==> flow/design.v (excerpt) <==
module project_euler_17(
  input clk,
  input reset,
  output reg [3:0] ones_digit,
  output reg [3:0] tens_digit,
  output reg [3:0] hundreds_digit,
  output reg [15:0] letter_count,
  output reg done
);
  integer next_ones_digit;
  integer next_tens_digit;
  integer next_hundreds_digit;
  integer letters;
  always @(posedge clk or posedge reset)
  begin
    if (reset) begin
      ones_digit <= 0;
      tens_digit <= 0;
      hundreds_digit <= 0;
      letter_count <= 0;
      done <= 0;
    end
    else if (!done) begin
      next_ones_digit = 0;
      next_tens_digit = 0;
      next_hundreds_digit = 0;
      letters = 0;
      next_tens_digit[3:0] = tens_digit;
      next_hundreds_digit[3:0] = hundreds_digit;
      if (ones_digit == 9) begin
        next_ones_digit = 0;
        if (tens_digit == 9) begin
          next_tens_digit = 0;
          if (hundreds_digit == 9) begin
            next_hundreds_digit = 0;
            letters += 11;  
            done <= 1;
          end
          else
            next_hundreds_digit[3:0] = hundreds_digit + 1;
        end
        else
          next_tens_digit[3:0] = tens_digit + 1;
      end
      else
        next_ones_digit[3:0] = ones_digit + 1;
      if (next_tens_digit != 1) begin
        case (next_ones_digit)
          1: letters += 3;  
          2: letters += 3;  
          3: letters += 5;  
          4: letters += 4;  
          5: letters += 4;  
          6: letters += 3;  
          7: letters += 5;  
          8: letters += 5;  
          9: letters += 4;  
        endcase
        case (next_tens_digit)
          2: letters += 6;  
          3: letters += 6;  
          4: letters += 5;  
          5: letters += 5;  
          6: letters += 5;  
          7: letters += 7;  
          8: letters += 6;  
          9: letters += 6;  
        endcase
      end
      else begin
        case (next_ones_digit)
          0: letters += 3;  
          1: letters += 6;  
          2: letters += 6;  
          3: letters += 8;  
          4: letters += 8;  
          5: letters += 7;  
          6: letters += 7;  
          7: letters += 9;  
          8: letters += 8;  
          9: letters += 8;  
        endcase
      end
      case (next_hundreds_digit)
        1: letters += 10;  
        2: letters += 10;  
        3: letters += 12;  
  ...
clock: 5.78 ns
lec_check: 0
abc_area: 1
cap_margin: 20
core_margin: 2
core_utilization: 70
cts_cluster_size: 100
slew_margin: 20
run.sh (not shown) runs the stock make flow with config.mk's settings and CLKGATE_MAP_FILE=.
The starting point completed without violations.
Edit:
PLACE_DENSITY = 0.36   (was unset)
SETUP_SLACK_MARGIN = 1.63   (was unset)
TNS_END_PERCENT = 5   (was unset)
What happened:
- The changed run did not get past 4_1_cts
- area after synthesis does not change
- die area stays the same
- synthesized cell count is unchanged

========
Setup of build 54:
Starting RTL as in the previous note.
clock: 10.0 ns
lec_check: 0
cap_margin: 20
core_margin: 2
core_utilization: 40
cts_cluster_diameter: 396
cts_cluster_size: 10
place_density: 0.39
slew_margin: 20
Inputs modified between build 54 and trial 98:
- MIN_ROUTING_LAYER newly set to met2
- CTS_CLUSTER_SIZE removed (was 10)
- GPL_ROUTABILITY_DRIVEN newly set to 0
- CTS_CLUSTER_DIAMETER removed (was 396)
- PLACE_DENSITY removed (was 0.39)
- CAP_MARGIN changed from 20 to 40
- CELL_PAD_IN_SITES_DETAIL_PLACEMENT newly set to 2
### Flow results
Across both runs, static leakage power was higher for trial 98 than for build 54.
Relative contribution of the clock network to total power in trial 98 is 2.7 points higher than in build 54
The run showing the greater sequential share of power is build 54.
The run with more routed wire is trial 98, not build 54.
Trial 98 vs. build 54: wire length of the first global-routing pass higher, number of vias after detailed routing higher.
Area after detailed placement delta (trial 98 -> build 54): insignificant
Diff build 54 -> trial 98: logic gate share of total power dropped 0.2 points; minimum clock period after layout increased 0.74 ns.

========
oak:
Starting RTL as in the previous note.
## project_euler_17
module project_euler_17(
  input clk,
  input reset,
  output reg [3:0] ones_digit,
  output reg [3:0] tens_digit,
  output reg [3:0] hundreds_digit,
  output reg [15:0] letter_count,
  output reg done
);
  integer next_ones_digit;
  integer next_tens_digit;
  integer next_hundreds_digit;
  integer letters;
  always @(posedge clk or posedge reset)
  begin
    if (reset) begin
      ones_digit <= 0;
      tens_digit <= 0;
      hundreds_digit <= 0;
      letter_count <= 0;
      done <= 0;
    end
    else if (!done) begin
      next_ones_digit = 0;
      next_tens_digit = 0;
      next_hundreds_digit = 0;
      letters = 0;
      next_tens_digit[3:0] = tens_digit;
      next_hundreds_digit[3:0] = hundreds_digit;
      if (ones_digit == 9) begin
        next_ones_digit = 0;
        if (tens_digit == 9) begin
          next_tens_digit = 0;
          if (hundreds_digit == 9) begin
            next_hundreds_digit = 0;
            letters += 11;  
            done <= 1;
          end
          else
            next_hundreds_digit[3:0] = hundreds_digit + 1;
        end
        else
          next_tens_digit[3:0] = tens_digit + 1;
      end
      else
  ...
make LEC_CHECK=0 CAP_MARGIN=20 CELL_PAD_IN_SITES_DETAIL_PLACEMENT=2 CORE_MARGIN=2 CORE_UTILIZATION=40 GPL_ROUTABILITY_DRIVEN=0 SETUP_SLACK_MARGIN=1.81 SLEW_MARGIN=20 finish   # period 10.0 ns
No stage failed in oak, and the final checks on the layout all came back clean.
Setup changes, oak to pine
Settings: CELL_PAD_IN_SITES_DETAIL_PLACEMENT removed (was 2); CORE_UTILIZATION changed from 40 to 63; GPL_ROUTABILITY_DRIVEN removed (was 0); TNS_END_PERCENT newly set to 20; SETUP_SLACK_MARGIN changed from 1.81 to 2.67.
--- outcome ---
- Placed cell count, oak and pine: smaller value in pine
- Across both runs, final-layout fill cell count was lower for pine than for oak.
- The share of the clock period used by the worst path after layout of pine is lower than that of oak.
- pine vs oak, capture point of the critical path: letter_count[11] vs letter_count[9]
- When pine is set beside oak, its worst path arrival time turns out to be 750 ps smaller.
- pine has met2 wire length below what oak had.
#### Input delta (birch over pine)
Settings: a deleted SETUP_SLACK_MARGIN that had been 2.67; a change of TNS_END_PERCENT from 20 to 45; a change of CORE_UTILIZATION from 63 to 40; an added MAX_ROUTING_LAYER of met4; an added HOLD_SLACK_MARGIN of 0.11; an added ABC_AREA of 0.
Results
- pine consumes more power than birch.
- Worst slack at placement was lower in birch than in pine.
- Looking only at arrival time reported for the critical path endpoint, and setting everything else aside, the lower value of birch and pine goes to pine.
## Diff of input files: maple against birch
Settings: TNS_END_PERCENT changed from 45 to 10; ABC_AREA removed (was 0); CORE_ASPECT_RATIO newly set to 0.5; CORE_UTILIZATION changed from 40 to 65; MAX_ROUTING_LAYER removed (was met4); HOLD_SLACK_MARGIN removed (was 0.11).
==> results <==
met1 routing resource usage after global routing on maple is up relative to birch.
maple reports a lower floorplan core area than birch does.
Vias: maple above birch
Relative to birch, the global-route usage of maple is higher by 9.0 points.
The total internal power number comes out higher for maple vs birch.
Comparing maple and birch, final cell count is lower on maple.
What birch reported for via count normalized by instance count has to be multiplied by 1.14 to get the figure for maple.
Of maple and birch, the lower clock power belongs to birch.
Going from birch to maple, the post-route met1 wirelength was found to have gone down by 210 um.
Power figures rest on the tool's default switching activity, not on a simulated workload.
